==> branch nickel <==
// cordic_native
module cordic_native(
    I_rst_n,                 
    I_clk,                   
    I_init_phase,            
    I_change_phase,           
    I_inc_phase,             
    O_cos,                   
    O_sin                    
    );
==> flow/config.mk <==
export PLATFORM = sky130hd
export DESIGN_NAME = cordic_native
export DESIGN_NICKNAME = cordic_native
export VERILOG_FILES = /design/flow/design.v
export SDC_FILE = /design/flow/constraint.sdc
export NUM_CORES = 4
export LEC_CHECK = 0
export ABC_AREA = 1
export CAP_MARGIN = 20
export CORE_MARGIN = 2
export CORE_UTILIZATION = 72
export PLACE_DENSITY_LB_ADDON = 0.18
export SETUP_SLACK_MARGIN = -0.22
export SLEW_MARGIN = 20
==> flow/constraint.sdc <==
create_clock -name core_clock -period 2.84 [get_ports {I_clk}]
set_input_delay 0.5680 -clock core_clock [delete_from_list [all_inputs] [get_ports {I_clk}]]
set_output_delay 0.5680 -clock core_clock [all_outputs]
set_load 0.01 [all_outputs]
run.sh (not shown) runs the stock make flow with config.mk's settings and CLKGATE_MAP_FILE=.
==> branch juniper: changes against branch nickel <==
- CORE_UTILIZATION: 72 -> 66
- PLACE_DENSITY_LB_ADDON: 0.18 -> not set
- SETUP_SLACK_MARGIN: -0.22 -> not set
==> flow/constraint.sdc (replaced) <==
create_clock -name core_clock -period 3.36 [get_ports {I_clk}]
set_input_delay 0.6720 -clock core_clock [delete_from_list [all_inputs] [get_ports {I_clk}]]
set_output_delay 0.6720 -clock core_clock [all_outputs]
set_load 0.01 [all_outputs]
==> branch umber: changes against branch nickel <==
- ABC_AREA: 1 -> not set
- CAP_MARGIN: 20 -> 15
- CELL_PAD_IN_SITES_DETAIL_PLACEMENT: not set -> 0
- CORE_MARGIN: 2 -> 10
- CORE_UTILIZATION: 72 -> 43
- PLACE_DENSITY_LB_ADDON: 0.18 -> 0.26
- SETUP_SLACK_MARGIN: -0.22 -> -0.1
==> flow/constraint.sdc (replaced) <==
create_clock -name core_clock -period 5.49 [get_ports {I_clk}]
set_input_delay 1.0980 -clock core_clock [delete_from_list [all_inputs] [get_ports {I_clk}]]
set_output_delay 1.0980 -clock core_clock [all_outputs]
set_load 0.01 [all_outputs]
==> summary.txt <==
On the backend side, the flow ran end to end.

Of the total standard cell area in the layout, the multi-input combinational portion is 0.571. The routed length on met3 stands at 4470 um.

In this run the critical register-to-register path is launched from cordic_sin_inst.R_cos_6[12]. Per Yosys stat, the portion of area used by sequential elements is 0.294. Dividing the final minimum period by the clock period gives 0.895. The flow ran to the end and the layout has no timing, DRC or antenna violations. The post-synthesis mux area share stands at 0.
That was branch juniper.
==> summary.txt <==
On the backend side, the flow ran end to end.

The flow ran to the end, but the layout failed its checks. A clean result was blocked by setup timing. Counting endpoints that fail hold in the final report gives 0. Per the timing report, the most critical flop-to-flop path originates at cordic_sin_inst.R_cos_3[3]. The area share of fa/ha/maj cells after synthesis stands at 0.187.

Once routing completed, OpenROAD measured the worst setup slack at -0.0657 ns. Per the layout area report, the combinational fraction of cell area is 0.560. Summing every instance area after synthesis gives 37500 um2.

The post-synthesis mux area share stands at 0. Of the available clock period, the critical path in the final layout requires 1.02. The detailed router reports a met3 wire length of 5640 um. Setup violations remaining at the end of the flow were counted as 6.
That was branch nickel.
==> summary.txt <==
On the backend side, the flow ran end to end.

The number of ordinary inverters in the final layout stands at 276. The routed length on met3 stands at 2130 um. The total vias in the final route stands at 27800. The post-synthesis mux area share stands at 0.0166.

Dividing the final minimum period by the clock period gives 0.732. Per the layout area report, the combinational fraction of cell area is 0.593. The portion of the post-synthesis area used by sequential elements stands at 0.306.

The run finished with no timing, DRC or antenna violations.
That was branch umber.


==> inputs of juniper <==
Starting RTL as in the previous note.
==> flow/config.mk <==
export PLATFORM = sky130hd
export DESIGN_NAME = cordic_native
export DESIGN_NICKNAME = cordic_native
export VERILOG_FILES = /design/flow/design.v
export SDC_FILE = /design/flow/constraint.sdc
export NUM_CORES = 4
export LEC_CHECK = 0
export ABC_AREA = 1
export CAP_MARGIN = 20
export CORE_MARGIN = 2
export CORE_UTILIZATION = 70
export CTS_CLUSTER_DIAMETER = 340
export PLACE_DENSITY = 0.65
export SLEW_MARGIN = 20
==> flow/constraint.sdc <==
create_clock -name core_clock -period 2.42 [get_ports {I_clk}]
set_input_delay 0.4840 -clock core_clock [delete_from_list [all_inputs] [get_ports {I_clk}]]
set_output_delay 0.4840 -clock core_clock [all_outputs]
set_load 0.01 [all_outputs]
==> inputs of tundra, as changes to juniper <==
- ABC_AREA: 1 -> unset
- CORE_UTILIZATION: 70 -> 72
- CTS_CLUSTER_DIAMETER: 340 -> unset
- PLACE_DENSITY: 0.65 -> unset
- PLACE_DENSITY_LB_ADDON: unset -> 0.18
==> flow/constraint.sdc (replaced) <==
create_clock -name core_clock -period 3.45 [get_ports {I_clk}]
set_input_delay 0.6900 -clock core_clock [delete_from_list [all_inputs] [get_ports {I_clk}]]
set_output_delay 0.6900 -clock core_clock [all_outputs]
set_load 0.01 [all_outputs]
==> job_summary.md <==
### Flow metrics

| Metric | Value |
|---|---|
| Outcome | `aborted with a tool error` |
| Exit stage | `5_1_grt` |
| First error | `[ERROR GRT-0116] Global routing finished with congestion. Check the congestion regions in the DRC Viewer.` |
| Horizontal die size | `235 um` |
| Die Outline Area | `55400 um2` |
| Core utilization before placement | `71.0%` |
| Share of synthesized cell area in full adder, half adder and majority cells | `18.7%` |
| Gr usage total | `80.7%` |
| Netlist area before placement | `37500 um2` |
(the above is from juniper)
==> job_summary.md <==
## Implementation flow summary

| Metric | Value |
|---|---|
| Die Outline Area | `51900 um2` |
| Classification of the worst-slack hold path | `flop to flop` |
| Predominant post-synthesis flop cell | `dfxtp_1` |
| Post-synth mux share | `1.66%` |
| Netlist area before placement | `36100 um2` |
| Outcome | `complete, no violations` |
| Share of synthesized cell area in full adder, half adder and majority cells | `19.4%` |
| Horizontal die size | `228 um` |
| Gr usage total | `31.2%` |
| Cell types with the largest area share after synthesis | `dfxtp_1, ha_1, xnor2_1` |
| Core utilization before placement | `72.4%` |
| Category of the critical setup timing path | `flop to flop` |
(the above is from tundra)


==> job 9730 <==
cordic_native again, from the RTL that the note above started with.
export LEC_CHECK = 0
export CAP_MARGIN = 40
export CORE_MARGIN = 2
export CORE_UTILIZATION = 72
export CTS_CLUSTER_SIZE = 35
export PLACE_DENSITY = 0.65
export SETUP_SLACK_MARGIN = 0.62
export SLEW_MARGIN = 20
create_clock -name core_clock -period 3.26 [get_ports {I_clk}]
==> inputs of job 6487, as changes to job 9730 <==
--- a/flow/config.mk
+++ b/flow/config.mk
@@ -7,8 +7,9 @@
 export LEC_CHECK = 0
-export CAP_MARGIN = 40
+export ABC_AREA = 1
+export CAP_MARGIN = 20
 export CORE_MARGIN = 2
 export CORE_UTILIZATION = 72
-export CTS_CLUSTER_SIZE = 35
+export CTS_CLUSTER_SIZE = 73
 export PLACE_DENSITY = 0.65
-export SETUP_SLACK_MARGIN = 0.62
+export SETUP_SLACK_MARGIN = -0.1
 export SLEW_MARGIN = 20
==> flow/constraint.sdc (replaced) <==
create_clock -name core_clock -period 2.46 [get_ports {I_clk}]
set_input_delay 0.4920 -clock core_clock [delete_from_list [all_inputs] [get_ports {I_clk}]]
set_output_delay 0.4920 -clock core_clock [all_outputs]
set_load 0.01 [all_outputs]
==> inputs of job 2126, as changes to job 9730 <==
--- a/flow/config.mk
+++ b/flow/config.mk
@@ -7,8 +7,9 @@
 export LEC_CHECK = 0
-export CAP_MARGIN = 40
+export CAP_MARGIN = 35
 export CORE_MARGIN = 2
 export CORE_UTILIZATION = 72
-export CTS_CLUSTER_SIZE = 35
-export PLACE_DENSITY = 0.65
-export SETUP_SLACK_MARGIN = 0.62
+export CTS_CLUSTER_DIAMETER = 101
+export CTS_CLUSTER_SIZE = 13
+export PLACE_DENSITY_LB_ADDON = 0.18
+export SETUP_SLACK_MARGIN = 0.39
 export SLEW_MARGIN = 20
==> flow/constraint.sdc (replaced) <==
create_clock -name core_clock -period 3.45 [get_ports {I_clk}]
set_input_delay 0.6900 -clock core_clock [delete_from_list [all_inputs] [get_ports {I_clk}]]
set_output_delay 0.6900 -clock core_clock [all_outputs]
set_load 0.01 [all_outputs]
==> inputs of job 500, as changes to job 9730 <==
--- a/flow/config.mk
+++ b/flow/config.mk
@@ -7,8 +7,6 @@
 export LEC_CHECK = 0
-export CAP_MARGIN = 40
+export CAP_MARGIN = 20
 export CORE_MARGIN = 2
-export CORE_UTILIZATION = 72
-export CTS_CLUSTER_SIZE = 35
-export PLACE_DENSITY = 0.65
-export SETUP_SLACK_MARGIN = 0.62
+export CORE_UTILIZATION = 61
+export SETUP_SLACK_MARGIN = 0.87
 export SLEW_MARGIN = 20
==> flow/constraint.sdc (replaced) <==
create_clock -name core_clock -period 3.24 [get_ports {I_clk}]
set_input_delay 0.6480 -clock core_clock [delete_from_list [all_inputs] [get_ports {I_clk}]]
set_output_delay 0.6480 -clock core_clock [all_outputs]
set_load 0.01 [all_outputs]
==> comparison <==
Job 2126 passed the timing, DRC and antenna checks. Job 500 finished with timing, DRC and antenna clean. Job 6487 ended with an error in global routing (5_1_grt). Job 9730 produced a layout that fails on capacitance limit, slew limit, setup timing.
Wire length, highest first: job 9730, job 500, job 2126.
Against job 500, the die size of job 9730 is smaller by 15%.
Clock-buffer cell count, highest first: job 500, job 9730, job 2126.
Via count: job 2126 < job 500 < job 9730.
The lowest first-iteration DRC count belongs to job 500, the highest to job 9730.
Of job 6487 and job 9730, job 6487 has the higher synthesized cell count (gap about 23%, measured against job 9730).
Sequential share of layout area: job 500 is lower than job 9730 (2.0 points).
In job 500 the maximum frequency is higher than in job 2126, by 4.6%.
==> figures <==
metric	job 6487	job 2126	job 9730	job 500
Hold Worst Slack	-	0.326 ns	0.290 ns	0.302 ns
Final non-filler cell area	-	41300 um^2	46400 um^2	50800 um^2
Clock transition at the register clock pins on the worst setup and hold paths after CTS	-	0.07 ns	0.07 ns	0.06 ns
Number of placed instances with taps included	6464	4968	4990	5067
Result of the run	did not finish	finished clean	failed layout checks	finished clean
Last stage reached	global routing (5_1_grt)	-	-	-
Violated checks	-	-	capacitance limit, slew limit, setup timing	-
Worst slew slack as a fraction of its limit	-	46.0%	-11.3%	56.1%
CP Buf/Inv Count	-	2	2	2
Number of nets in the layout	-	4975	5244	5462
Final hold violation count	-	0	0	0
Total cell area at the placement stage	43400 um^2	38100 um^2	39000 um^2	39600 um^2
Worst Path Required	-	3.93 ns	3.83 ns	3.77 ns
Highest achievable clock rate	-	319 MHz	238 MHz	334 MHz
Sequential cells	-	551	551	551
Number of cells on the worst reg-to-reg path	-	13	12	14
WP depth	-	13	12	14
Sequential cell area share	-	26.9%	24.2%	22.1%
Sequential area share after synthesis	29.4%	30.6%	30.6%	30.6%
Post-layout worst setup margin	-	0.318 ns	-0.942 ns	0.245 ns
Multi-Input Combinational	-	3293	3293	3293
Final core utilization	-	82.9%	93.1%	86.4%
